[flow/design.v]
module cordic(clk, angle, sine, cosine);
  input clk;
  input signed [31:0] angle;  
  output signed [15:0] sine;  
  output signed [15:0] cosine;
  reg signed [15:0] x [0:12];
  reg signed [15:0] y [0:12];
  reg signed [31:0] z [0:12];
  parameter scaling_factor = 19896;  
  wire [1:0] sector;
  assign sector = angle[31:30];
  assign sine = y[12];
  assign cosine = x[12];
  wire signed [31:0] theta [0:12];
  assign theta [ 0] = 'h20000000;   
  assign theta [ 1] = 'h12E4051D;   
  assign theta [ 2] = 'h9FB385B;    
  assign theta [ 3] = 'h51111D4;    
  assign theta [ 4] = 'h28B0D43;    
  assign theta [ 5] = 'h145D7E1;    
  assign theta [ 6] = 'hA2F61E;     
  assign theta [ 7] = 'h517C55;     
  assign theta [ 8] = 'h28BE53;     
  assign theta [ 9] = 'h145F2E;     
  assign theta [10] = 'hA2F98;      
  assign theta [11] = 'h517CC;      
  assign theta [12] = 'h28BE6;      
  always @(posedge clk)
  begin 
    if (sector == 2'b00) begin
	  x[0] <= scaling_factor;
      y[0] <= 0;
      z[0] <= angle;      
    end
    else if  (sector == 2'b11) begin
	  x[0] <= scaling_factor;
      y[0] <= 0;
      z[0] <= angle;      
    end      
    else if (sector == 2'b01) begin
      x[0] <= -0;
      y[0] <= scaling_factor;
      z[0] <= {2'b00,angle[29:0]};      
    end
    else if (sector == 2'b10) begin
      x[0] <= 0;
      y[0] <= -scaling_factor;
      z[0] <= {2'b11,angle[29:0]};
    end
  end
  genvar i;
  generate
    for (i=0; i<13; i=i+1)
      begin
        wire sgn; 
	assign sgn = z[i][31];  
	wire signed [15:0] xnew, ynew;
        assign xnew = x[i] >>> i;  
        assign ynew = y[i] >>> i;
        always @(posedge clk)
          begin
            if (sgn==1)
              begin
                x[i+1] <= x[i]+ynew;
                y[i+1] <= y[i]-xnew;
                z[i+1] <= z[i]+theta[i];
              end
            else
              begin
                x[i+1] <= x[i]-ynew;
                y[i+1] <= y[i]+xnew;
                z[i+1] <= z[i]-theta[i];
              end
          end
      end
  endgenerate
endmodule
[flow/run.sh]
#!/bin/bash
# the make line also repeats each setting of config.mk as NAME=value (left out here)
make -C /OpenROAD-flow-scripts/flow DESIGN_CONFIG=/design/flow/config.mk WORK_HOME=/design/flow/orfs CLKGATE_MAP_FILE= finish
[flow/constraint.sdc]
create_clock -name core_clock -period 1.79 [get_ports {clk}]
set_input_delay 0.3580 -clock core_clock [delete_from_list [all_inputs] [get_ports {clk}]]
set_output_delay 0.3580 -clock core_clock [all_outputs]
set_load 0.01 [all_outputs]
[flow/config.mk]
export PLATFORM = sky130hd
export DESIGN_NAME = cordic
export DESIGN_NICKNAME = cordic
export VERILOG_FILES = /design/flow/design.v
export SDC_FILE = /design/flow/constraint.sdc
export NUM_CORES = 4
export LEC_CHECK = 0
export ABC_AREA = 1
export CAP_MARGIN = 20
export CORE_MARGIN = 2
export CORE_UTILIZATION = 70
export CTS_CLUSTER_SIZE = 79
export SLEW_MARGIN = 20
==> impl_metrics.ini, run 1 <==
; generated from flow reports
[outcome]
status = stopped before the end
haltStage = 4_1_cts
tool.error = [ERROR DPL-0038] Utilization greater than 100%, impossible to legalize

[logic_synthesis]
synthFlopType = dfxtp_1
synthArstFlopShare_pct = 0
mux_area_share_pct = 0.03380
ys.flops = 724
yosys.area.top_type = dfxtp_1
ys_top_logic_family = simple AND/OR/NAND/NOR gates
yosys_area_um2 = 59220
ys_cells = 9176
synth.cellmix.compoundShare_pct = 8.797
simple_gate_share_pct = 32.97
ys_top_cells_by_area = dfxtp_1 24%, nand2_1 18%, ha_1 15%
synthTopCellsByCount = 2893 x nand2_1, 1451 x inv_1, 862 x nor2_1
top_cell = nand2_1
xor_share_pct = 8.233
syn_avg_cell_area_um2 = 6.454
synth_warnings = 4
synth.distinct_cells = 52
edf_count = 0
synth_seq_share_pct = 24.47
synth_area_um2 = 59220
ys_sh_adder_pct = 15.91
top_cell_area_share_pct = 24.47
synth.net_count = 9941
syn_inst = 9176

[placement]
dp_slack_ns = -0.8652
globalplace.congestion = 1.016
hpwlAfterDp_mm = 185.5
numPortBuffers = 64

[floorplan]
die_x_um = 294.9
core.rowCount = 106
dieArea_um2 = 86950
die_h_um = 294.9
io_pins = 65
fp-utilization_pct = 70.77
core_um2 = 83690
[metrics by stage]
step	cell area [um^2]	setup TNS [ns]	hold WS, ns	cells
2_1_floorplan	64810	-51.19	0.3096	9176
3_3_place_gp	78290	-134.85	0.3096	11887
3_5_place_dp	78290	-202.70	0.3121	11887
==> run 2, diff against run 1 <==
ABC_AREA = not set   (was 1)
CAP_MARGIN = 0   (was 20)
CORE_UTILIZATION = 72   (was 70)
CTS_CLUSTER_DIAMETER = 202   (was not set)
CTS_CLUSTER_SIZE = 36   (was 79)
PLACE_DENSITY_LB_ADDON = 0.29   (was not set)
SETUP_SLACK_MARGIN = 0.15   (was not set)
clock period = 1.74 ns   (was 1.79 ns; I/O delays follow)
==> run 2 against run 1 <==
The run fails in 3_5_place_dp; synthesized cell count fell by 44%; area after synthesis fell by 21%; die area shrank 23%.
==> impl_metrics.ini, run 2 <==
; generated from flow reports
[logic_synthesis]
synthTopCellsByCount = 724 x dfxtp_1, 697 x ha_1, 561 x a21oi_1
synth_area_um2 = 46610
yosys.area.top_type = dfxtp_1
top_cell_area_share_pct = 31.10
ys_cells = 5156
synth.cellmix.compoundShare_pct = 19.74
xor_share_pct = 13.42
ys.flops = 724
syn_avg_cell_area_um2 = 9.039
synth_seq_share_pct = 31.10
synthArstFlopShare_pct = 0
ys_top_cells_by_area = dfxtp_1 31%, ha_1 19%, xnor2_1 8.8%
syn_inst = 5156
ys_sh_adder_pct = 20.22
edf_count = 0
mux_area_share_pct = 1.052
synth.net_count = 5921
top_cell = dfxtp_1
synth_warnings = 4
yosys_area_um2 = 46610
synth.distinct_cells = 83
ys_top_logic_family = adder cells
simple_gate_share_pct = 11.69
synthFlopType = dfxtp_1

[floorplan]
die_x_um = 258.4
fp-utilization_pct = 72.56
dieArea_um2 = 66780
die_h_um = 258.4
core.rowCount = 93
core_um2 = 64230
io_pins = 65

[placement]
numPortBuffers = 64
globalplace.congestion = 0.9681

[outcome]
status = stopped before the end
tool.error = [ERROR DPL-0033] detailed placement checks failed during check placement.
haltStage = 3_5_place_dp
-- run 2: through the flow --
step,TNS [ns],hold WS [ns],instances,setup slack [ns]
after floorplan,-367.20,0.3096,5156,-1.630
after global placement,-337.21,0.3097,7750,-1.323
==> run 3, diff against run 2 <==
ABC_AREA = 0   (was not set)
CAP_MARGIN = 35   (was 0)
CORE_MARGIN = 7   (was 2)
CORE_UTILIZATION = 71   (was 72)
CTS_CLUSTER_DIAMETER = not set   (was 202)
CTS_CLUSTER_SIZE = 57   (was 36)
HOLD_SLACK_MARGIN = 0.25   (was not set)
PLACE_DENSITY_LB_ADDON = 0.14   (was 0.29)
SETUP_SLACK_MARGIN = 0.27   (was 0.15)
SLEW_MARGIN = 10   (was 20)
clock period = 3.5 ns   (was 1.74 ns; I/O delays follow)
==> run 3 against run 2 <==
Now clean on timing, DRC and antenna; area after synthesis unchanged; die area increased by 9.3%; synthesized cell count did not move.
==> impl_metrics.ini, run 3 <==
; generated from flow reports
[outcome]
status = finished clean

[floorplan]
die_x_um = 270.2
dieArea_um2 = 73010
core.rowCount = 93
die_h_um = 270.2
core_um2 = 64700
fp-utilization_pct = 72.04
io_pins = 65

[timing]
report.final.slew_viol_count = 0
setup_viol = 0
worst_pin_slew_ns = 0.7726
fmax_ghz = 0.3026
grt_setup_unrepaired = yes
tns_ns = 0
layout_setup_ws_ns = 0.1948
hold_violations = 0
period_needed_ns = 3.305
finalClockPeriodUsage_pct = 94.43
slew_headroom_pct = 48.43
fin_skew_ns = 0.01861

[detailed_routing]
drt_iter0_drc = 2431
met2_length_mm = 57.76
wl_met3_mm = 4.598
wl_per_cell_um = 17.46
dr.pass1.iters = 6
routed_wl_mm = 111.0
n_antenna_cell = 0
m1WireLength_mm = 43.93
drtAntennaViolNets = 0
drc = 0
top_layer_used = met4
drt-vias-per-instance = 6.045
vias = 38416

[logic_synthesis]
synth.distinct_cells = 83
simple_gate_share_pct = 11.69
mux_area_share_pct = 1.052
top_cell_area_share_pct = 31.10
syn_avg_cell_area_um2 = 9.039
yosys_area_um2 = 46610
top_cell = dfxtp_1
synth.net_count = 5921
ys_top_logic_family = adder cells
yosys.area.top_type = dfxtp_1
synthTopCellsByCount = 724 x dfxtp_1, 697 x ha_1, 561 x a21oi_1
synth_area_um2 = 46610
ys_top_cells_by_area = dfxtp_1 31%, ha_1 19%, xnor2_1 8.8%
synth.cellmix.compoundShare_pct = 19.74
xor_share_pct = 13.42
ys_sh_adder_pct = 20.22
edf_count = 0
synthFlopType = dfxtp_1
syn_inst = 5156
synth_seq_share_pct = 31.10
ys.flops = 724
synthArstFlopShare_pct = 0
synth_warnings = 4
ys_cells = 5156

[clocking]
clkTransAtPathRegs_ns = 0.07
cts_tree = yes
cts-buffers-inserted = 77
cts_sinks = 724
cts-htree-levels = 3
root_buffer = clkbuf_16
clock_latency_ns = 0.63
cts_buffer_depth = 3

[final_layout]
fillers = 3747
final-seq-area_um2 = 14580
syn_to_final_growth_pct = 16.22
comb_area_um2 = 32410
fin_nets = 6203

[placement]
globalplace.congestion = 0.9027
numPortBuffers = 64
hpwlAfterDp_mm = 77.43
dp_slack_ns = 0.03725

[setup_path]
reg2reg_depth = 12
r2r-end = z[3][31]$_DFF_P_
critical_path_required_ns = 4.04
cp-startpoint = z[2][31]$_DFF_P_
critPathMaxStageDelay_ns = 0.38
critPathTopFamily = AND-OR/OR-AND gates
crit_cells = 12
start_kind = register
cp_slowest_cell = a311o_2
worstPathCellList = buf_12, ha_1, nor3_2, o21a_1, o211ai_2, a311oi_2, o21ai_2, or3_4, and3_4, a311o_2, a21o_1, a21oi_4
crit_path_end_kind = register
r2r_start = z[2][31]$_DFF_P_
crit_type = register to register
path_buffers = 1
arrival_ns = 3.85
rrSetupSlack_ns = 0.19
path_max_fanout = 22
endpoint = z[3][31]$_DFF_P_

[global_routing]
grt_pass1_wl_mm = 172.0
grt_pass1_vias = 36997
grt_usage_pct = 27.15
antenna_found_initial = 0
grt-ovfl-total = 0
grt_start_max_net_pins = 39

[hold_path]
holdPathStages = 0
min-delay-start = z[3][1]$_DFF_P_
min_to = z[4][1]$_DFF_P_
hold_path_class = register to register

[flow_run]
drv_cap = 0
warning_count = 70
[run 3: per-layer routing]
layer,track usage (%),vias up
met1,30.35,18075
met5,0,-
met2,51.33,1083
met3,3.709,327
met4,11.16,0
li1,-,18931
[run 3: stage by stage]
stage | cells | instance area, um^2 | hold WS (ns) | utilization (%)
floorplan | 5156 | 47130 | 0.3096 | -
global placement | 6107 | 49260 | 0.3111 | 76.13
detailed placement | 6107 | 49260 | 0.3121 | 76.13
CTS | 6279 | 52570 | 0.3251 | 81.26
global route | 6355 | 54160 | 0.3291 | 83.72
finish | 6355 | 54160 | 0.3192 | 83.72
[run 3: timing repair]
action	in CTS	in global routing
cloned	1	0
hold buffers	0	0
pin swaps	23	118
endpoints found under the hold margin	0	0
endpoints found under the setup margin	61	104
setup buffers	30	76
resized	87	237
[run 3: layout make-up]
type	count	share of cell area (%)
inverter	283	2.021
tap	855	1.975
clock buffer	118	4.447
sequential	724	26.92
clock inverter	23	0.5475
timing repair buffer	266	4.262
multi-input combinational	4086	59.83
==> run 4, diff against run 3 <==
ABC_AREA = not set   (was 0)
CAP_MARGIN = 20   (was 35)
CORE_MARGIN = 2   (was 7)
CORE_UTILIZATION = 70   (was 71)
CTS_CLUSTER_SIZE = 14   (was 57)
HOLD_SLACK_MARGIN = not set   (was 0.25)
PLACE_DENSITY_LB_ADDON = not set   (was 0.14)
SETUP_SLACK_MARGIN = not set   (was 0.27)
SLEW_MARGIN = 20   (was 10)
clock period = 2.1 ns   (was 3.5 ns; I/O delays follow)
==> run 4 against run 3 <==
The flow now stops in 4_1_cts; synthesized cell count is the same; area after synthesis did not move; die area shrank 6.0%.
==> impl_metrics.ini, run 4 <==
; generated from flow reports
[placement]
numPortBuffers = 64
hpwlAfterDp_mm = 130.0
globalplace.congestion = 0.9299

[floorplan]
die_x_um = 262.0
core_um2 = 65860
core.rowCount = 94
die_h_um = 262.0
dieArea_um2 = 68660
io_pins = 65
fp-utilization_pct = 70.76

[logic_synthesis]
syn_inst = 5156
yosys.area.top_type = dfxtp_1
xor_share_pct = 13.42
ys.flops = 724
mux_area_share_pct = 1.052
synth_area_um2 = 46610
synth.net_count = 5921
ys_top_cells_by_area = dfxtp_1 31%, ha_1 19%, xnor2_1 8.8%
edf_count = 0
synthTopCellsByCount = 724 x dfxtp_1, 697 x ha_1, 561 x a21oi_1
top_cell = dfxtp_1
top_cell_area_share_pct = 31.10
simple_gate_share_pct = 11.69
synth_warnings = 4
ys_sh_adder_pct = 20.22
synthFlopType = dfxtp_1
yosys_area_um2 = 46610
ys_top_logic_family = adder cells
ys_cells = 5156
synth_seq_share_pct = 31.10
synthArstFlopShare_pct = 0
syn_avg_cell_area_um2 = 9.039
synth.cellmix.compoundShare_pct = 19.74
synth.distinct_cells = 83

[outcome]
tool.error = [ERROR DPL-0038] Utilization greater than 100%, impossible to legalize
status = stopped before the end
haltStage = 4_1_cts
## run 4: per-stage QoR
step	std cells	hold slack [ns]	worst slack, ns	area, um^2	util [%]
2_1_floorplan	5156	0.3096	-1.270	49150	-
3_3_place_gp	7702	0.3108	-0.9916	62980	95.63
3_5_place_dp	7702	0.3121	-1.264	62980	95.63
==> run 5, diff against run 4 <==
CORE_ASPECT_RATIO = 0.88   (was not set)
CORE_UTILIZATION = 61   (was 70)
CTS_CLUSTER_SIZE = 57   (was 14)
GPL_ROUTABILITY_DRIVEN = 1   (was not set)
MAX_ROUTING_LAYER = met4   (was not set)
SETUP_SLACK_MARGIN = -0.41   (was not set)
SLEW_MARGIN = 40   (was 20)
clock period = 4.74 ns   (was 2.1 ns; I/O delays follow)
==> run 5 against run 4 <==
Die area increased by 15%; area after synthesis is the same; now clean on timing, DRC and antenna; synthesized cell count is the same.
==> impl_metrics.ini, run 5 <==
; generated from flow reports
[outcome]
status = finished clean

[logic_synthesis]
synthFlopType = dfxtp_1
synth_warnings = 4
ys.flops = 724
mux_area_share_pct = 1.052
edf_count = 0
synthArstFlopShare_pct = 0
synth_area_um2 = 46610
synth.cellmix.compoundShare_pct = 19.74
simple_gate_share_pct = 11.69
ys_sh_adder_pct = 20.22
synthTopCellsByCount = 724 x dfxtp_1, 697 x ha_1, 561 x a21oi_1
synth.net_count = 5921
yosys_area_um2 = 46610
ys_top_cells_by_area = dfxtp_1 31%, ha_1 19%, xnor2_1 8.8%
syn_avg_cell_area_um2 = 9.039
yosys.area.top_type = dfxtp_1
synth.distinct_cells = 83
top_cell = dfxtp_1
xor_share_pct = 13.42
top_cell_area_share_pct = 31.10
synth_seq_share_pct = 31.10
ys_top_logic_family = adder cells
ys_cells = 5156
syn_inst = 5156

[clocking]
cts_buffer_depth = 3
cts-buffers-inserted = 78
cts_sinks = 724
root_buffer = clkbuf_16
clock_latency_ns = 0.63
cts_tree = yes
cts_setup_buffers = 0
cts_resized = 0
cts-htree-levels = 3
holdBufCountCts = 0
clkTransAtPathRegs_ns = 0.06

[global_routing]
antenna_found_initial = 0
grt_start_max_net_pins = 45
grt_pass1_vias = 33676
grt-ovfl-total = 0
grt_usage_pct = 24.47
grt_pass1_wl_mm = 158.9

[flow_run]
warning_count = 69
drv_cap = 0

[floorplan]
die_h_um = 263.3
fp-utilization_pct = 61.36
die_x_um = 298.7
dieArea_um2 = 78630
core_um2 = 75950
core.rowCount = 95
io_pins = 65

[hold_path]
min-delay-start = z[0][8]$_DFFE_PP_
holdPathStages = 0
min_to = z[1][8]$_DFF_P_
hold_path_class = register to register

[timing]
grt_setup_unrepaired = no
slew_headroom_pct = 48.30
fin_skew_ns = 0.01591
fmax_ghz = 0.2709
hold_violations = 0
worst_pin_slew_ns = 0.7708
tns_ns = 0
finalClockPeriodUsage_pct = 77.89
setup_viol = 0
report.final.slew_viol_count = 0
period_needed_ns = 3.692

[setup_path]
worstPathCellList = buf_4, mux2_2, fa_1, a21o_1, a21oi_1, o21bai_1, a21oi_1, o21bai_1, a41o_1, o41ai_1, o21bai_1, a21oi_1, xnor2_1
path_max_fanout = 35
critPathTopFamily = AND-OR/OR-AND gates
critical_path_required_ns = 5.29
crit_type = register to register
start_kind = register
arrival_ns = 4.25
crit_cells = 13
path_buffers = 1
rrSetupSlack_ns = 1.05
cp_slowest_cell = fa_1
r2r_start = z[3][31]$_DFF_P_
endpoint = x[4][14]$_DFF_P_
critPathMaxStageDelay_ns = 0.43
r2r-end = x[4][14]$_DFF_P_
crit_path_end_kind = register
reg2reg_depth = 13
cp-startpoint = z[3][31]$_DFF_P_

[final_layout]
stdcell_count = 6342
final_core_util_pct = 67.51
fin_nets = 6025
syn_to_final_growth_pct = 10.03

[detailed_routing]
drt-vias-per-instance = 5.546
routed_wl_mm = 94.92
vias = 35170
drtAntennaViolNets = 0
drc = 0
wl_per_cell_um = 14.97
drt_iter0_drc = 1641
dr.pass1.iters = 5

[placement]
globalplace.congestion = 0.8920
hpwlAfterDp_mm = 75.05
post-place-cells = 6198
numPortBuffers = 64
## run 5: routing by layer
metal	GRT usage, %	share of wire [%]	wire [um]
met5	-	0	0
met4	6.003	2.1	1959
met3	3.045	3.3	3152
met2	41.32	47	44540
met1	31.07	48	45270
## run 5: per-stage QoR
| step | worst slack [ns] | hold WS [ns] | instance area [um^2] |
|---|---|---|---|
| after floorplan | 0.8571 | 0.3096 | 46610 |
| after global placement | 1.182 | 0.3100 | 48470 |
| after detailed placement | 1.132 | 0.3121 | 48470 |
| after CTS | 1.073 | 0.3181 | 51270 |
| after global routing | 0.6823 | 0.3241 | 51280 |
| final | 1.048 | 0.3142 | 51280 |
## run 5: final cells by class
cell class                 instances  area (um^2)
inverter                         283         1062
timing repair buffer              87        825.8
fill                            6324        24670
tap                             1018         1274
multi-input combinational       4086        30820
clock inverter                    25        371.6
antenna                            1        2.502
sequential                       724        14500
clock buffer                     118         2427
==> run 6, diff against run 5 <==
CORE_UTILIZATION = 72   (was 61)
CTS_CLUSTER_SIZE = 43   (was 57)
MAX_ROUTING_LAYER = not set   (was met4)
PLACE_DENSITY_LB_ADDON = 0.27   (was not set)
SETUP_SLACK_MARGIN = 0.83   (was -0.41)
clock period = 3.61 ns   (was 4.74 ns; I/O delays follow)
==> run 6 against run 5 <==
The run now fails in 5_1_grt; synthesized cell count unchanged; area after synthesis unchanged; die area decreased by 15%.
==> impl_metrics.ini, run 6 <==
; generated from flow reports
[logic_synthesis]
synth_area_um2 = 46610
edf_count = 0
ys.flops = 724
mux_area_share_pct = 1.052
simple_gate_share_pct = 11.69
synthArstFlopShare_pct = 0
synth.net_count = 5921
synth_warnings = 4
yosys.area.top_type = dfxtp_1
top_cell_area_share_pct = 31.10
top_cell = dfxtp_1
yosys_area_um2 = 46610
ys_cells = 5156
xor_share_pct = 13.42
ys_top_logic_family = adder cells
synthTopCellsByCount = 724 x dfxtp_1, 697 x ha_1, 561 x a21oi_1
synth.cellmix.compoundShare_pct = 19.74
ys_top_cells_by_area = dfxtp_1 31%, ha_1 19%, xnor2_1 8.8%
syn_inst = 5156
ys_sh_adder_pct = 20.22
synthFlopType = dfxtp_1
synth_seq_share_pct = 31.10
syn_avg_cell_area_um2 = 9.039
synth.distinct_cells = 83

[floorplan]
dieArea_um2 = 66790
fp-utilization_pct = 72.81
core_um2 = 64010
die_x_um = 275.2
io_pins = 65
core.rowCount = 87
die_h_um = 242.7

[outcome]
haltStage = 5_1_grt
status = stopped before the end
tool.error = [ERROR GRT-0232] Routing congestion too high. Check the congestion heatmap in the GUI.

[placement]
post-place-cells = 6049
hpwlAfterDp_mm = 77.11
globalplace.congestion = 0.9307
dp_slack_ns = 0.2293
numPortBuffers = 64

[clocking]
cts-buffers-inserted = 75
cts-htree-levels = 3
cts_sinks = 724
cts_buffer_depth = 3
root_buffer = clkbuf_16

[global_routing]
grt_usage_pct = 92.76
grt-ovfl-total = 2921
==> run 6: per-stage QoR <==
step	hold slack, ns	area [um^2]
2_1_floorplan	0.3096	48390
3_3_place_gp	0.3101	49930
3_5_place_dp	0.3121	49930
4_1_cts	0.3270	58810
==> run 6: metal layers <==
metal	overflow	GRT usage, %
met5	5	38.45
met4	809	105.5
met3	39	75.85
met2	2041	112.5
met1	27	86.37
==> run 6: repair_timing <==
item                       4_1_cts
pin swaps                      481
buffers inserted               457
hold buffers                     0
setup endpoints to repair      227
resized                        588
cloned                           8
==> run 7, diff against run 6 <==
CAP_MARGIN = 10   (was 20)
CORE_ASPECT_RATIO = not set   (was 0.88)
CTS_CLUSTER_DIAMETER = 361   (was not set)
CTS_CLUSTER_SIZE = 36   (was 43)
GPL_ROUTABILITY_DRIVEN = not set   (was 1)
PLACE_DENSITY = 0.65   (was not set)
PLACE_DENSITY_LB_ADDON = not set   (was 0.27)
SETUP_SLACK_MARGIN = -0.27   (was 0.83)
SLEW_MARGIN = 20   (was 40)
clock period = 2.71 ns   (was 3.61 ns; I/O delays follow)
==> run 7 against run 6 <==
The flow again stops in 5_1_grt; synthesized cell count stayed put; area after synthesis stayed put; die area hardly changed.
==> impl_metrics.ini, run 7 <==
; generated from flow reports
[clocking]
cts_sinks = 724
holdBufCountCts = 0
cts-htree-levels = 1
cts-buffers-inserted = 24
root_buffer = clkbuf_16
cts_buffer_depth = 3

[logic_synthesis]
yosys.area.top_type = dfxtp_1
synthFlopType = dfxtp_1
synthArstFlopShare_pct = 0
ys_sh_adder_pct = 20.22
synth.cellmix.compoundShare_pct = 19.74
top_cell_area_share_pct = 31.10
yosys_area_um2 = 46610
syn_inst = 5156
ys_top_logic_family = adder cells
simple_gate_share_pct = 11.69
synth_seq_share_pct = 31.10
ys_top_cells_by_area = dfxtp_1 31%, ha_1 19%, xnor2_1 8.8%
synthTopCellsByCount = 724 x dfxtp_1, 697 x ha_1, 561 x a21oi_1
edf_count = 0
mux_area_share_pct = 1.052
ys_cells = 5156
synth_warnings = 4
syn_avg_cell_area_um2 = 9.039
synth_area_um2 = 46610
ys.flops = 724
synth.net_count = 5921
synth.distinct_cells = 83
top_cell = dfxtp_1
xor_share_pct = 13.42

[floorplan]
core_um2 = 64230
fp-utilization_pct = 72.56
core.rowCount = 93
die_h_um = 258.4
io_pins = 65
die_x_um = 258.4
dieArea_um2 = 66780

[placement]
numPortBuffers = 64
hpwlAfterDp_mm = 95.95
globalplace.congestion = 0.9489
placed_cell_area_um2 = 56710
post-place-cells = 7018

[global_routing]
grt-ovfl-total = 6041
grt_usage_pct = 99.26

[outcome]
status = stopped before the end
tool.error = [ERROR GRT-0232] Routing congestion too high. Check the congestion heatmap in the GUI.
haltStage = 5_1_grt
run 7: through the flow:
step | hold WS, ns | setup WS (ns)
4_1_cts | 0.3104 | -0.4987
3_3_place_gp | 0.3116 | -0.4145
3_5_place_dp | 0.3143 | -0.5205
2_1_floorplan | 0.3096 | -0.6576
run 7: timing repair:
action | in CTS
setup buffers | 98
gates resized | 253
pin swaps | 190
endpoints found under the setup margin | 114
gates cloned | 1
run 7: metal layers:
metal  overflow  global-route usage (%)
met5          8                   27.28
met4       1183                   115.9
met3         76                   69.91
met2       4728                   134.4
met1         46                   88.48
==> run 8, diff against run 7 <==
ABC_AREA = 1   (was not set)
CAP_MARGIN = 20   (was 10)
CELL_PAD_IN_SITES_DETAIL_PLACEMENT = 2   (was not set)
CELL_PAD_IN_SITES_GLOBAL_PLACEMENT = 2   (was not set)
CORE_ASPECT_RATIO = 1.68   (was not set)
CORE_MARGIN = 3   (was 2)
CORE_UTILIZATION = 52   (was 72)
CTS_CLUSTER_DIAMETER = not set   (was 361)
CTS_CLUSTER_SIZE = not set   (was 36)
HOLD_SLACK_MARGIN = 0.16   (was not set)
MAX_ROUTING_LAYER = met4   (was not set)
MIN_ROUTING_LAYER = met1   (was not set)
PLACE_DENSITY = not set   (was 0.65)
PLACE_DENSITY_LB_ADDON = 0.17   (was not set)
SETUP_SLACK_MARGIN = not set   (was -0.27)
SLEW_MARGIN = 0   (was 20)
clock period = 5.7 ns   (was 2.71 ns; I/O delays follow)
==> run 8 against run 7 <==
The run fails in 3_1_place_gp_skip_io; die area rose by 77%; synthesized cell count rose by 78%; area after synthesis rose by 27%.
==> impl_metrics.ini, run 8 <==
; generated from flow reports
[outcome]
status = stopped before the end
haltStage = 3_1_place_gp_skip_io
tool.error = [ERROR FLW-0024] Place density exceeds 1.0 (current PLACE_DENSITY_LB_ADDON =  0.17). Please check if the value of  PLACE_DENSITY_LB_ADDON is between 0 and 0.99.

[floorplan]
die_x_um = 266.4
die_h_um = 443.4
core.rowCount = 159
fp-utilization_pct = 52.69
core_um2 = 112400
dieArea_um2 = 118100

[logic_synthesis]
synth.cellmix.compoundShare_pct = 8.797
xor_share_pct = 8.233
edf_count = 0
mux_area_share_pct = 0.03380
syn_avg_cell_area_um2 = 6.454
simple_gate_share_pct = 32.97
top_cell = nand2_1
ys_top_cells_by_area = dfxtp_1 24%, nand2_1 18%, ha_1 15%
synthArstFlopShare_pct = 0
ys_top_logic_family = simple AND/OR/NAND/NOR gates
ys_cells = 9176
ys.flops = 724
ys_sh_adder_pct = 15.91
syn_inst = 9176
synth_area_um2 = 59220
yosys.area.top_type = dfxtp_1
synth_warnings = 4
synth_seq_share_pct = 24.47
yosys_area_um2 = 59220
synthFlopType = dfxtp_1
synth.distinct_cells = 52
synthTopCellsByCount = 2893 x nand2_1, 1451 x inv_1, 862 x nor2_1
top_cell_area_share_pct = 24.47
synth.net_count = 9941
==> run 9, diff against run 8 <==
ABC_AREA = not set   (was 1)
CELL_PAD_IN_SITES_DETAIL_PLACEMENT = not set   (was 2)
CELL_PAD_IN_SITES_GLOBAL_PLACEMENT = not set   (was 2)
CORE_ASPECT_RATIO = not set   (was 1.68)
CORE_MARGIN = 2   (was 3)
CORE_UTILIZATION = 72   (was 52)
CTS_CLUSTER_SIZE = 43   (was not set)
GPL_ROUTABILITY_DRIVEN = 1   (was not set)
HOLD_SLACK_MARGIN = not set   (was 0.16)
MAX_ROUTING_LAYER = not set   (was met4)
MIN_ROUTING_LAYER = not set   (was met1)
PLACE_DENSITY = 0.64   (was not set)
PLACE_DENSITY_LB_ADDON = not set   (was 0.17)
SETUP_SLACK_MARGIN = 0.82   (was not set)
SLEW_MARGIN = 5   (was 0)
clock period = 2.99 ns   (was 5.7 ns; I/O delays follow)
==> run 9 against run 8 <==
The run fails in 5_1_grt; area after synthesis shrank 21%; die area shrank 43%; synthesized cell count shrank 44%.
==> impl_metrics.ini, run 9 <==
; generated from flow reports
[logic_synthesis]
top_cell_area_share_pct = 31.10
xor_share_pct = 13.42
synth.distinct_cells = 83
ys.flops = 724
ys_cells = 5156
synth_area_um2 = 46610
ys_top_logic_family = adder cells
syn_avg_cell_area_um2 = 9.039
mux_area_share_pct = 1.052
synth_seq_share_pct = 31.10
synthArstFlopShare_pct = 0
synth.cellmix.compoundShare_pct = 19.74
yosys_area_um2 = 46610
simple_gate_share_pct = 11.69
synth.net_count = 5921
ys_sh_adder_pct = 20.22
yosys.area.top_type = dfxtp_1
top_cell = dfxtp_1
synth_warnings = 4
syn_inst = 5156
ys_top_cells_by_area = dfxtp_1 31%, ha_1 19%, xnor2_1 8.8%
synthFlopType = dfxtp_1
synthTopCellsByCount = 724 x dfxtp_1, 697 x ha_1, 561 x a21oi_1
edf_count = 0

[floorplan]
io_pins = 65
die_x_um = 258.4
fp-utilization_pct = 72.56
core.rowCount = 93
dieArea_um2 = 66780
core_um2 = 64230
die_h_um = 258.4

[clocking]
cts-htree-levels = 3
holdBufCountCts = 0
cts-buffers-inserted = 79
cts_sinks = 724
cts_buffer_depth = 3
root_buffer = clkbuf_16

[placement]
dp_slack_ns = -0.2170
numPortBuffers = 64
post-place-cells = 6424
hpwlAfterDp_mm = 83.43
placed_cell_area_um2 = 52940
globalplace.congestion = 0.9559

[outcome]
status = stopped before the end
haltStage = 5_1_grt
tool.error = [ERROR DPL-0038] Utilization greater than 100%, impossible to legalize
## run 9: timing repair
action	CTS
setup endpoints to repair	425
gates resized	565
setup buffers	326
gates cloned	5
pin swaps	516
## run 9: stage by stage
| stage | hold WS, ns |
|---|---|
| after floorplan | 0.3096 |
| after global placement | 0.3102 |
| after detailed placement | 0.3121 |
| after CTS | 0.3253 |
==> run 10, diff against run 9 <==
CORE_UTILIZATION = 70   (was 72)
CTS_CLUSTER_SIZE = not set   (was 43)
GPL_ROUTABILITY_DRIVEN = not set   (was 1)
PLACE_DENSITY = not set   (was 0.64)
SETUP_SLACK_MARGIN = 0.49   (was 0.82)
SLEW_MARGIN = 20   (was 5)
clock period = 3.5 ns   (was 2.99 ns; I/O delays follow)
==> run 10 against run 9 <==
The run now finishes clean; area after synthesis did not move; die area rose by 2.8%; synthesized cell count did not move.
==> impl_metrics.ini, run 10 <==
; generated from flow reports
[detailed_routing]
routed_wl_mm = 129.2
n_antenna_cell = 0
drt-vias-per-instance = 6.209
dr.pass1.iters = 6
drtAntennaViolNets = 0
drt_iter0_drc = 3358
wl_per_cell_um = 19.70
drc = 0
vias = 40728

[timing]
setup_viol = 0
tns_ns = 0
finalClockPeriodUsage_pct = 97.73
grt_setup_unrepaired = yes
fmax_ghz = 0.2924
period_needed_ns = 3.420
slew_headroom_pct = 42.45
worst_pin_slew_ns = 0.8621
hold_violations = 0
fin_skew_ns = 0.03511
report.final.slew_viol_count = 0

[floorplan]
io_pins = 65
die_x_um = 262.0
die_h_um = 262.0
fp-utilization_pct = 70.76
core_um2 = 65860
dieArea_um2 = 68660
core.rowCount = 94

[hold_path]
hold_path_class = register to register
min_to = z[1][2]$_DFF_P_
holdPathStages = 0
min-delay-start = z[0][2]$_DFFE_PP_

[setup_path]
arrival_ns = 3.92
crit_cells = 15
crit_top_cell = o21a_1
reg2reg_depth = 15
r2r-end = x[3][14]$_DFF_P_
critPathMaxStageDelay_ns = 0.42
crit_path_end_kind = register
cp-startpoint = y[2][2]$_DFF_P_
endpoint = x[3][14]$_DFF_P_
path_buffers = 1
critical_path_required_ns = 4.00
critPathTopFamily = AND-OR/OR-AND gates
path_max_fanout = 4
crit_type = register to register
rrSetupSlack_ns = 0.08
cp_slowest_cell = fa_2
worstPathCellList = buf_4, nor3_4, nor2_2, xor2_2, fa_2, a21o_1, a21oi_2, o21bai_1, a21oi_2, nor2b_1, o21a_1, o21a_1, o21a_1, o41ai_2, xnor2_1
r2r_start = y[2][2]$_DFF_P_
start_kind = register

[global_routing]
grt_pass1_vias = 37169
grt_usage_pct = 30.91
grt_start_max_net_pins = 34
grt-ovfl-total = 0
antenna_found_initial = 0
grt_pass1_wl_mm = 175.7

[logic_synthesis]
ys_cells = 5156
ys.flops = 724
simple_gate_share_pct = 11.69
synthArstFlopShare_pct = 0
synthTopCellsByCount = 724 x dfxtp_1, 697 x ha_1, 561 x a21oi_1
synth_seq_share_pct = 31.10
top_cell_area_share_pct = 31.10
synth.cellmix.compoundShare_pct = 19.74
syn_inst = 5156
synth.net_count = 5921
mux_area_share_pct = 1.052
yosys_area_um2 = 46610
synth.distinct_cells = 83
ys_top_cells_by_area = dfxtp_1 31%, ha_1 19%, xnor2_1 8.8%
top_cell = dfxtp_1
synth_area_um2 = 46610
synth_warnings = 4
yosys.area.top_type = dfxtp_1
synthFlopType = dfxtp_1
syn_avg_cell_area_um2 = 9.039
xor_share_pct = 13.42
edf_count = 0
ys_sh_adder_pct = 20.22
ys_top_logic_family = adder cells

[final_layout]
syn_to_final_growth_pct = 24.09
fin_nets = 6400

[outcome]
status = finished clean

[clocking]
cts_sinks = 724
root_buffer = clkbuf_16
clock_latency_ns = 0.65
holdBufCountCts = 0
cts_tree = yes
cts-buffers-inserted = 78
cts_buffer_depth = 3
clkTransAtPathRegs_ns = 0.07
cts-htree-levels = 3

[flow_run]
drv_cap = 0
warning_count = 72

[placement]
numPortBuffers = 64
globalplace.congestion = 0.8937
hpwlAfterDp_mm = 76.45
run 10: layout make-up:
cell class                      count  area, um^2
Multi-Input combinational cell   4086       34190
Sequential cell                   724       14640
Fill cell                        3232        8029
Timing Repair Buffer              462        4214
Clock buffer                      104        2191
Inverter                          283        1106
Tap cell                          864        1081
Clock inverter                     36       409.1
run 10: repair_timing:
| item | in CTS | in global routing |
|---|---|---|
| hold endpoints to repair | 0 | 0 |
| endpoints found under the setup margin | 133 | 136 |
| gates cloned | 4 | 6 |
| pin swaps | 150 | 339 |
| gates resized | 277 | 380 |
| setup buffers | 146 | 172 |
run 10: through the flow:
| step | hold WS [ns] | cells | setup WS (ns) | area [um^2] | utilization, % |
|---|---|---|---|---|---|
| after floorplan | 0.3096 | 5156 | 0.1324 | 47630 | - |
| after global placement | 0.3107 | 6091 | 0.1337 | 49550 | 75.23 |
| after detailed placement | 0.3121 | 6091 | 0.05624 | 49550 | 75.23 |
| after CTS | 0.3245 | 6381 | 0.3099 | 54570 | 82.85 |
| after global routing | 0.3271 | 6559 | -0.01817 | 57830 | 87.81 |
| final | 0.3267 | 6559 | 0.07952 | 57830 | 87.81 |
run 10: routing by layer:
metal,routed length [um],vias up,global-route usage [%]
li1,-,19335,-
met1,48760,19039,35.28
met2,64000,1734,57.17
met3,8044,620,4.369
met4,8391,0,13.58
met5,0,-,0
==> run 11, diff against run 10 <==
ABC_AREA = 1   (was not set)
CORE_UTILIZATION = 40   (was 70)
HOLD_SLACK_MARGIN = 0.25   (was not set)
SETUP_SLACK_MARGIN = not set   (was 0.49)
==> run 11 against run 10 <==
Still clean on timing, DRC and antenna; utilization fell by 43 points; register-to-register slack improved by 0.56 ns; area after synthesis rose by 27%; setup slack improved by 0.56 ns; via count rose by 36%; clock skew fell by 0.0069 ns; global-route usage fell by 9.7 points; worst hold slack got worse by 0.010 ns; critical path depth rose by 3; sequential cell count did not move; first-iteration DRC count fell by 13%; critical path type unchanged; highest routed layer unchanged.
==> impl_metrics.ini, run 11 <==
; generated from flow reports
[clocking]
cts_resized = 0
holdBufCountCts = 0
clkTransAtPathRegs_ns = 0.07
cts_tree = yes
root_buffer = clkbuf_16
cts_setup_buffers = 0
cts-buffers-inserted = 87
clock_latency_ns = 0.71
cts_buffer_depth = 3
cts-htree-levels = 3
cts_sinks = 724

[global_routing]
grt_pass1_wl_mm = 265.1
antenna_found_initial = 0
grt-ovfl-total = 0
grt_pass1_vias = 52812
grt_start_max_net_pins = 37
grt_usage_pct = 21.18

[detailed_routing]
dr.pass1.iters = 8
wl_per_cell_um = 14.44
drc = 0
vias = 55341
drt-vias-per-instance = 4.890
routed_wl_mm = 163.4
drtAntennaViolNets = 0
drt_iter0_drc = 2930

[logic_synthesis]
synthFlopType = dfxtp_1
synthTopCellsByCount = 2893 x nand2_1, 1451 x inv_1, 862 x nor2_1
ys.flops = 724
ys_top_cells_by_area = dfxtp_1 24%, nand2_1 18%, ha_1 15%
top_cell = nand2_1
syn_inst = 9176
synth_area_um2 = 59220
simple_gate_share_pct = 32.97
synth.cellmix.compoundShare_pct = 8.797
ys_sh_adder_pct = 15.91
synth.distinct_cells = 52
ys_cells = 9176
synth.net_count = 9941
synth_warnings = 4
edf_count = 0
mux_area_share_pct = 0.03380
synth_seq_share_pct = 24.47
synthArstFlopShare_pct = 0
syn_avg_cell_area_um2 = 6.454
top_cell_area_share_pct = 24.47
yosys_area_um2 = 59220
yosys.area.top_type = dfxtp_1
ys_top_logic_family = simple AND/OR/NAND/NOR gates
xor_share_pct = 8.233

[setup_path]
cp-startpoint = y[2][2]$_DFF_P_
r2r_start = y[2][2]$_DFF_P_
critical_path_required_ns = 4.10
path_buffers = 3
worstPathCellList = inv_1, ha_1, inv_1, nor2_1, nand3_1, nor2_1, nand2_1, nand2_1, o21ai_0, xor2_1, ha_1, a21o_1, a21boi_0, nand2_1, inv_1, nand2_1, nand3_1, nand2_1
rrSetupSlack_ns = 0.64
crit_type = register to register
cp_slowest_cell = dfxtp_1
crit_top_cell = nand2_1
path_max_fanout = 6
start_kind = register
r2r-end = x[3][15]$_DFF_P_
crit_cells = 18
endpoint = x[3][15]$_DFF_P_
crit_path_end_kind = register
critPathTopFamily = simple AND/OR/NAND/NOR gates
reg2reg_depth = 18
arrival_ns = 3.46
critPathMaxStageDelay_ns = 0.36

[floorplan]
core_um2 = 147300
io_pins = 65
die_x_um = 388.8
core.rowCount = 141
die_h_um = 388.8
fp-utilization_pct = 40.20
dieArea_um2 = 151200

[flow_run]
warning_count = 67
drv_cap = 0

[timing]
whs_ns = 0.3167
fin_skew_ns = 0.02824
finalClockPeriodUsage_pct = 81.74
hold_violations = 0
fmax_ghz = 0.3496
slew_headroom_pct = 46.52
tns_ns = 0
setup_viol = 0
report.final.slew_viol_count = 0
grt_setup_unrepaired = no
period_needed_ns = 2.861
worst_pin_slew_ns = 0.7939

[final_layout]
syn_to_final_growth_pct = 10.31
fin_nets = 10083
final_core_util_pct = 44.35

[hold_path]
holdPathStages = 0
min_to = z[1][4]$_DFF_P_
min-delay-start = z[0][4]$_DFFE_PP_
hold_path_class = register to register

[placement]
numPortBuffers = 64
globalplace.congestion = 0.9206
hpwlAfterDp_mm = 138.2

[outcome]
status = finished clean
-- run 11: per-stage QoR --
step	cell area, um^2	cells	worst slack, ns
floorplan	59220	9176	0.7415
global placement	62290	11159	0.5480
detailed placement	62290	11159	0.6863
CTS	65330	11317	0.6747
global route	65330	11317	0.3203
finish	65330	11318	0.6392
-- run 11: cell type report --
cell class	count	area (um^2)
clock buffers	107	2342
repair buffers	90	835.8
clock inverters	51	691.9
inverters	1463	5494
flip-flops and latches	724	14490
diodes	1	2.502
fillers	15469	81980
multi-input cells	6952	39060
well taps	1930	2415
-- run 11: per-layer routing --
layer  track usage [%]  up-vias  wire length (um)
li1                  -    29302                 -
met1             26.45    24794             74220
met2             38.38      981             79290
met3             2.314      264              5654
met4             5.653        0              4279
met5                 0        -                 0
==> run 12, diff against run 11 <==
CORE_UTILIZATION = 72   (was 40)
CTS_CLUSTER_DIAMETER = 330   (was not set)
CTS_CLUSTER_SIZE = 98   (was not set)
HOLD_SLACK_MARGIN = not set   (was 0.25)
PLACE_DENSITY = 0.38   (was not set)
SETUP_SLACK_MARGIN = 0.66   (was not set)
clock period = 2.78 ns   (was 3.5 ns; I/O delays follow)
==> run 12 against run 11 <==
The run now fails in 5_1_grt; die area down 44%; area after synthesis unchanged; synthesized cell count unchanged.
==> impl_metrics.ini, run 12 <==
; generated from flow reports
[floorplan]
die_x_um = 290.8
core.rowCount = 105
io_pins = 65
die_h_um = 290.8
core_um2 = 81720
fp-utilization_pct = 72.48
dieArea_um2 = 84570

[outcome]
status = stopped before the end
haltStage = 5_1_grt

[logic_synthesis]
syn_inst = 9176
simple_gate_share_pct = 32.97
top_cell = nand2_1
top_cell_area_share_pct = 24.47
synthTopCellsByCount = 2893 x nand2_1, 1451 x inv_1, 862 x nor2_1
yosys.area.top_type = dfxtp_1
synth.net_count = 9941
syn_avg_cell_area_um2 = 6.454
synth.cellmix.compoundShare_pct = 8.797
synth_area_um2 = 59220
ys.flops = 724
synthFlopType = dfxtp_1
synth_warnings = 4
ys_top_cells_by_area = dfxtp_1 24%, nand2_1 18%, ha_1 15%
yosys_area_um2 = 59220
ys_sh_adder_pct = 15.91
ys_cells = 9176
mux_area_share_pct = 0.03380
ys_top_logic_family = simple AND/OR/NAND/NOR gates
xor_share_pct = 8.233
edf_count = 0
synthArstFlopShare_pct = 0
synth_seq_share_pct = 24.47
synth.distinct_cells = 52

[clocking]
cts-buffers-inserted = 11
cts_sinks = 724
cts-htree-levels = 1
holdBufCountCts = 0
root_buffer = clkbuf_16
cts_buffer_depth = 3

[placement]
numPortBuffers = 64
hpwlAfterDp_mm = 129.2
globalplace.congestion = 1.001
run 12: repair_timing:
item,in CTS
pin swaps,609
buffers inserted,333
setup endpoints to repair,478
gates resized,1448
cloned,8
run 12: metrics by stage:
stage | cell area (um^2) | util, % | worst slack [ns] | instances
after floorplan | 60060 | - | 0.5289 | 9176
after global placement | 61980 | 75.85 | 0.2391 | 10302
after detailed placement | 61980 | 75.85 | 0.2155 | 10302
after CTS | 70700 | 86.52 | 0.3244 | 10660
==> run 13, diff against run 12 <==
ABC_AREA = not set   (was 1)
CTS_CLUSTER_DIAMETER = not set   (was 330)
CTS_CLUSTER_SIZE = 43   (was 98)
GPL_ROUTABILITY_DRIVEN = 1   (was not set)
PLACE_DENSITY = not set   (was 0.38)
PLACE_DENSITY_LB_ADDON = 0.27   (was not set)
SETUP_SLACK_MARGIN = 1.15   (was 0.66)
SLEW_MARGIN = 40   (was 20)
clock period = 4.16 ns   (was 2.78 ns; I/O delays follow)
==> run 13 against run 12 <==
The layout now fails its checks (max-capacitance violations, max-slew violations); die area decreased by 21%; synthesized cell count decreased by 44%; area after synthesis decreased by 21%.
==> impl_metrics.ini, run 13 <==
; generated from flow reports
[hold_path]
min-delay-start = z[0][26]$_DFFE_PP_
min_to = z[1][26]$_DFF_P_
holdPathStages = 0
hold_path_class = register to register

[timing]
finalClockPeriodUsage_pct = 96.34
period_needed_ns = 4.008
slew_headroom_pct = -32.89
setup_viol = 0
worst_pin_slew_ns = 1.973
tns_ns = 0
hold_violations = 0
fin_skew_ns = 0.04152
report.final.slew_viol_count = 2
grt_setup_unrepaired = yes
fmax_ghz = 0.2495
layout_setup_ws_ns = 0.1523

[clocking]
cts_buffer_depth = 3
clock_latency_ns = 0.68
root_buffer = clkbuf_16
cts_tree = yes
cts_sinks = 724
clkTransAtPathRegs_ns = 0.06
cts-htree-levels = 3
cts-buffers-inserted = 77
holdBufCountCts = 0

[global_routing]
grt_usage_pct = 33.14
grt_pass1_wl_mm = 186.0
antenna_found_initial = 15
grt-ovfl-total = 0
grt_start_max_net_pins = 39
grt_pass1_vias = 39361

[logic_synthesis]
synthTopCellsByCount = 724 x dfxtp_1, 697 x ha_1, 561 x a21oi_1
mux_area_share_pct = 1.052
syn_avg_cell_area_um2 = 9.039
synthArstFlopShare_pct = 0
ys_top_cells_by_area = dfxtp_1 31%, ha_1 19%, xnor2_1 8.8%
ys_top_logic_family = adder cells
ys.flops = 724
simple_gate_share_pct = 11.69
syn_inst = 5156
yosys_area_um2 = 46610
xor_share_pct = 13.42
synth_seq_share_pct = 31.10
synth_area_um2 = 46610
synth_warnings = 4
top_cell_area_share_pct = 31.10
synth.net_count = 5921
yosys.area.top_type = dfxtp_1
top_cell = dfxtp_1
edf_count = 0
ys_sh_adder_pct = 20.22
synth.cellmix.compoundShare_pct = 19.74
synthFlopType = dfxtp_1
synth.distinct_cells = 83
ys_cells = 5156

[placement]
numPortBuffers = 64
placed_cell_area_um2 = 49110
hpwlAfterDp_mm = 76.10
globalplace.congestion = 0.9363
dp_slack_ns = 0.5565

[detailed_routing]
dr.pass1.iters = 9
drt-vias-per-instance = 6.916
wl_per_cell_um = 24.54
drtAntennaViolNets = 0
vias = 45388
drt_iter0_drc = 5161
routed_wl_mm = 161.1
drc = 0

[floorplan]
dieArea_um2 = 66780
fp-utilization_pct = 72.56
core_um2 = 64230
core.rowCount = 93
die_x_um = 258.4
io_pins = 65
die_h_um = 258.4

[final_layout]
fin_nets = 6404
final_core_util_pct = 90.39
syn_to_final_growth_pct = 24.58
fillers = 2391
fin_area_um2 = 58060

[outcome]
violations = max-capacitance violations, max-slew violations
status = complete, but fails checks

[setup_path]
arrival_ns = 4.60
path_max_fanout = 16
crit_cells = 13
critPathMaxStageDelay_ns = 0.96
cp-startpoint = z[8][31]$_DFF_P_
r2r-end = x[9][15]$_DFF_P_
critical_path_required_ns = 4.76
crit_path_end_kind = register
rrSetupSlack_ns = 0.15
endpoint = x[9][15]$_DFF_P_
start_kind = register
crit_type = register to register
path_buffers = 3
critPathTopFamily = simple AND/OR/NAND/NOR gates
reg2reg_depth = 13
r2r_start = z[8][31]$_DFF_P_
cp_slowest_cell = nor2_1
worstPathCellList = buf_4, buf_12, buf_12, nor2_1, o21ai_2, nand2_1, ha_1, and4_1, a21oi_2, nand3_1, a31o_2, a21oi_2, xnor2_1

[flow_run]
drv_cap = 1
warning_count = 70
run 13: repair_timing:
| action | in CTS | in global routing |
|---|---|---|
| pin swaps | 162 | 365 |
| resized | 327 | 431 |
| hold endpoints to repair | 0 | 0 |
| setup endpoints to repair | 181 | 150 |
| setup buffers | 150 | 225 |
| cloned | 2 | 4 |
run 13: per-stage QoR:
step,instances,hold slack [ns]
5_1_grt,6556,0.3327
3_5_place_dp,6034,0.3128
4_1_cts,6326,0.3257
6_report,6563,0.3251
3_3_place_gp,6034,0.3115
2_1_floorplan,5156,0.3096
run 13: cell type report:
type / count / area [um^2] / area share (%)
antenna: 8 / 20.02 / 0.03448
clock inverter: 27 / 329.1 / 0.5668
sequential: 724 / 14710 / 25.33
timing repair buffer: 467 / 4124 / 7.103
inverter: 283 / 1116 / 1.922
clock buffer: 113 / 2192 / 3.776
multi-input combinational: 4086 / 34500 / 59.43
tap: 855 / 1070 / 1.843
run 13: per-layer routing:
| metal | share of wire (%) | global-route usage (%) | up-vias |
|---|---|---|---|
| met2 | 47 | 63.37 | 3402 |
| met5 | 0.083 | 0 | - |
| li1 | - | - | 19387 |
| met3 | 9.9 | 4.793 | 1500 |
| met1 | 33 | 35.15 | 21085 |
| met4 | 9.8 | 16.76 | 14 |
==> run 14, diff against run 13 <==
CORE_UTILIZATION = 40   (was 72)
CTS_CLUSTER_SIZE = not set   (was 43)
GPL_ROUTABILITY_DRIVEN = not set   (was 1)
PLACE_DENSITY_LB_ADDON = 0.12   (was 0.27)
SETUP_SLACK_MARGIN = 0.93   (was 1.15)
SLEW_MARGIN = 20   (was 40)
TNS_END_PERCENT = 30   (was not set)
clock period = 3.5 ns   (was 4.16 ns; I/O delays follow)
==> run 14 against run 13 <==
Fmax rose by 29%; register-to-register slack gained 0.24 ns; sequential share of layout area decreased by 1.6 points; largest cell class unchanged; the run now finishes clean; highest routed layer is now met4.
==> impl_metrics.ini, run 14 <==
; generated from flow reports
[setup_path]
crit_type = register to register
critical_path_required_ns = 4.05
cp_slowest_cell = a211o_1
cp-startpoint = y[11][12]$_DFF_P_
rrSetupSlack_ns = 0.39
critPathTopFamily = AND-OR/OR-AND gates
r2r-end = x[12][14]$_DFF_P_
path_buffers = 1
arrival_ns = 3.66
worstPathCellList = inv_1, ha_4, mux2_4, fa_2, a21o_1, a21oi_2, o21bai_1, a21oi_2, o21bai_1, a211o_1, o41ai_4, o21bai_1, a21oi_1, xnor2_1
critPathMaxStageDelay_ns = 0.36
path_max_fanout = 2
crit_cells = 14
crit_path_end_kind = register
r2r_start = y[11][12]$_DFF_P_
crit_top_cell = o21bai_1
reg2reg_depth = 14
endpoint = x[12][14]$_DFF_P_
start_kind = register

[final_layout]
final-seq-area_um2 = 14680
fillers = 10321
comb_area_um2 = 35550
syn_to_final_growth_pct = 32.82
fin_nets = 6594

[global_routing]
grt_usage_pct = 18.10
antenna_found_initial = 0
grt_pass1_vias = 37833
grt_start_max_net_pins = 34
grt-ovfl-total = 0
grt_pass1_wl_mm = 182.2

[logic_synthesis]
synth_warnings = 4
synth.net_count = 5921
top_cell_area_share_pct = 31.10
ys_top_logic_family = adder cells
top_cell = dfxtp_1
ys_sh_adder_pct = 20.22
ys_top_cells_by_area = dfxtp_1 31%, ha_1 19%, xnor2_1 8.8%
synthArstFlopShare_pct = 0
synth.distinct_cells = 83
ys_cells = 5156
ys.flops = 724
synth.cellmix.compoundShare_pct = 19.74
simple_gate_share_pct = 11.69
synth_seq_share_pct = 31.10
xor_share_pct = 13.42
synthTopCellsByCount = 724 x dfxtp_1, 697 x ha_1, 561 x a21oi_1
yosys.area.top_type = dfxtp_1
syn_avg_cell_area_um2 = 9.039
syn_inst = 5156
yosys_area_um2 = 46610
synth_area_um2 = 46610
mux_area_share_pct = 1.052
edf_count = 0
synthFlopType = dfxtp_1

[detailed_routing]
vias = 37794
n_antenna_cell = 0
dr.pass1.iters = 5
routed_wl_mm = 112.1
drc = 0
drt_iter0_drc = 1083
wl_per_cell_um = 15.10
drtAntennaViolNets = 0
drt-vias-per-instance = 5.091

[floorplan]
core_um2 = 115900
die_x_um = 345.3
fp-utilization_pct = 40.21
core.rowCount = 125
die_h_um = 345.3
io_pins = 65
dieArea_um2 = 119300

[clocking]
cts-buffers-inserted = 87
clock_latency_ns = 0.69
cts_sinks = 724
cts-htree-levels = 3
cts_tree = yes
clkTransAtPathRegs_ns = 0.06
root_buffer = clkbuf_16
cts_buffer_depth = 3
holdBufCountCts = 0

[timing]
fin_skew_ns = 0.03838
slew_headroom_pct = 46.45
worst_pin_slew_ns = 0.7931
fmax_ghz = 0.3217
tns_ns = 0
report.final.slew_viol_count = 0
hold_violations = 0
setup_viol = 0
whs_ns = 0.3253
period_needed_ns = 3.109
grt_setup_unrepaired = yes
finalClockPeriodUsage_pct = 88.82

[flow_run]
warning_count = 70
drv_cap = 0

[placement]
hpwlAfterDp_mm = 81.23
globalplace.congestion = 0.8414
numPortBuffers = 64

[hold_path]
min-delay-start = z[0][9]$_DFFE_PP_
holdPathStages = 0
hold_path_class = register to register
min_to = z[1][9]$_DFF_P_

[outcome]
status = finished clean
[run 14: per-layer routing]
metal | track usage [%] | part of all wire, % | up-vias
li1 | - | - | 19735
met1 | 19.88 | 41 | 17380
met2 | 34.74 | 52 | 454
met3 | 2.469 | 2.4 | 225
met4 | 7.134 | 4.2 | 0
met5 | 0 | 0 | -
[run 14: what timing repair did]
action                                 4_1_cts  5_1_grt
pin swaps                                  462      308
endpoints found under the hold margin        0        0
setup endpoints to repair                  291      314
buffers inserted                           384      113
gates resized                              598      274
cloned                                       4        1
[run 14: area by class of cell]
cell class	instances	share of cell area, %
sequential	724	23.71
multi-input combinational	4086	57.43
inverter	283	1.799
clock buffer	126	4.028
tap	1524	3.080
clock inverter	33	0.7964
timing repair buffer	647	9.156
[run 14: metrics by stage]
| stage | std cells | instance area, um^2 | util [%] | setup slack (ns) |
|---|---|---|---|---|
| 3_5_place_dp | 6762 | 51040 | 44.04 | 0.1526 |
| 4_1_cts | 7309 | 59740 | 51.55 | 0.3359 |
| 2_1_floorplan | 5156 | 48380 | - | 0.1303 |
| 6_report | 7423 | 61900 | 53.41 | 0.3912 |
| 5_1_grt | 7423 | 61900 | 53.41 | 0.2302 |
| 3_3_place_gp | 6762 | 51040 | 44.04 | 0.2119 |
==> run 15, diff against run 14 <==
CORE_ASPECT_RATIO = 0.71   (was not set)
CORE_UTILIZATION = 72   (was 40)
CTS_CLUSTER_DIAMETER = 147   (was not set)
PLACE_DENSITY = 0.63   (was not set)
PLACE_DENSITY_LB_ADDON = not set   (was 0.12)
SETUP_SLACK_MARGIN = 0.49   (was 0.93)
TNS_END_PERCENT = not set   (was 30)
clock period = 3.43 ns   (was 3.5 ns; I/O delays follow)
==> run 15 against run 14 <==
Now fails the layout checks on negative setup slack; final area fell by 5.1%; via count rose by 19%; final cell count fell by 11%; first-iteration DRC count rose to 5.5 times the previous value; critical path type unchanged; critical endpoint is now y[4][13]$_DFF_P_; largest cell class unchanged; highest routed layer is now met5.
==> impl_metrics.ini, run 15 <==
; generated from flow reports
[outcome]
status = complete, but fails checks
violations = negative setup slack

[logic_synthesis]
synth_seq_share_pct = 31.10
synthArstFlopShare_pct = 0
synth.cellmix.compoundShare_pct = 19.74
top_cell_area_share_pct = 31.10
ys_sh_adder_pct = 20.22
ys_cells = 5156
ys_top_cells_by_area = dfxtp_1 31%, ha_1 19%, xnor2_1 8.8%
xor_share_pct = 13.42
yosys_area_um2 = 46610
top_cell = dfxtp_1
yosys.area.top_type = dfxtp_1
syn_inst = 5156
synth.distinct_cells = 83
ys.flops = 724
synthFlopType = dfxtp_1
edf_count = 0
synth.net_count = 5921
synth_area_um2 = 46610
synthTopCellsByCount = 724 x dfxtp_1, 697 x ha_1, 561 x a21oi_1
mux_area_share_pct = 1.052
synth_warnings = 4
ys_top_logic_family = adder cells
syn_avg_cell_area_um2 = 9.039
simple_gate_share_pct = 11.69

[flow_run]
drv_cap = 0
warning_count = 72

[final_layout]
syn_to_final_growth_pct = 26.00
fin_area_um2 = 58720
final_core_util_pct = 91.86
fin_nets = 6451

[timing]
layout_setup_ws_ns = -0.1320
setup_viol = 6
finalClockPeriodUsage_pct = 103.8
hold_violations = 0
worst_pin_slew_ns = 0.9107
grt_setup_unrepaired = yes
report.final.slew_viol_count = 0
fmax_ghz = 0.2807
whs_ns = 0.3296
period_needed_ns = 3.562
fin_skew_ns = 0.02382
slew_headroom_pct = 39.20

[hold_path]
min-delay-start = z[0][26]$_DFFE_PP_
holdPathStages = 0
min_to = z[1][26]$_DFF_P_
hold_path_class = register to register

[clocking]
clkTransAtPathRegs_ns = 0.07
cts-htree-levels = 3
clock_latency_ns = 0.66
cts-buffers-inserted = 70
cts_tree = yes
cts_sinks = 724
cts_buffer_depth = 3
root_buffer = clkbuf_16

[floorplan]
io_pins = 65
core_um2 = 63920
fp-utilization_pct = 72.91
dieArea_um2 = 66810
die_x_um = 305.9
die_h_um = 218.4
core.rowCount = 78

[detailed_routing]
met2_length_mm = 71.21
vias = 45122
m1WireLength_mm = 58.85
dr.pass1.iters = 12
drc = 0
wl_per_cell_um = 24.57
routed_wl_mm = 161.8
drt-vias-per-instance = 6.854
drtAntennaViolNets = 0
top_layer_used = met5
wl_met3_mm = 18.69
drt_iter0_drc = 5928

[setup_path]
cp-startpoint = x[3][7]$_DFF_P_
arrival_ns = 4.08
rrSetupSlack_ns = -0.13
path_max_fanout = 5
critPathMaxStageDelay_ns = 0.52
crit_path_end_kind = register
endpoint = y[4][13]$_DFF_P_
critPathTopFamily = simple AND/OR/NAND/NOR gates
r2r-end = y[4][13]$_DFF_P_
path_buffers = 0
crit_cells = 12
critical_path_required_ns = 3.95
start_kind = register
r2r_start = x[3][7]$_DFF_P_
worstPathCellList = nor3_2, nor3b_2, a21oi_1, xnor2_1, ha_1, nand3_1, a21o_1, a31oi_2, a21oi_1, nor2_1, nor2_1, xnor2_1
crit_type = register to register
reg2reg_depth = 12
cp_slowest_cell = nor3b_2

[global_routing]
grt_usage_pct = 35.95
grt_pass1_wl_mm = 197.7
antenna_found_initial = 5
grt_pass1_vias = 38449
grt_start_max_net_pins = 34
grt-ovfl-total = 0

[placement]
dp_slack_ns = -0.003724
placed_cell_area_um2 = 49750
globalplace.congestion = 0.9401
numPortBuffers = 64
hpwlAfterDp_mm = 81.26
run 15: metal layers:
| layer | global-route usage, % | up-vias |
|---|---|---|
| met5 | 0 | - |
| met4 | 11.17 | 6 |
| met3 | 6.216 | 1283 |
| met2 | 57.36 | 3724 |
| met1 | 49.74 | 20674 |
| li1 | - | 19435 |
run 15: timing repair:
item,in CTS,in global routing
gates cloned,1,1
setup buffers,224,153
pin swaps,261,358
hold buffers,0,0
gates resized,400,390
endpoints found under the setup margin,163,174
run 15: through the flow:
| stage | std cells | setup TNS (ns) |
|---|---|---|
| after floorplan | 5156 | 0 |
| after global placement | 6075 | 0 |
| after detailed placement | 6075 | -0.003724 |
| after CTS | 6427 | 0 |
| after global routing | 6581 | -0.5577 |
| final | 6583 | -0.5061 |
run 15: area by class of cell:
| class | count | area, um^2 |
|---|---|---|
| clock buffer | 93 | 2033 |
| fill | 2409 | 5201 |
| timing repair buffer | 521 | 4501 |
| inverter | 283 | 1111 |
| tap | 840 | 1051 |
| multi-input combinational | 4086 | 34990 |
| antenna | 2 | 5.005 |
| clock inverter | 34 | 380.4 |
| sequential | 724 | 14660 |
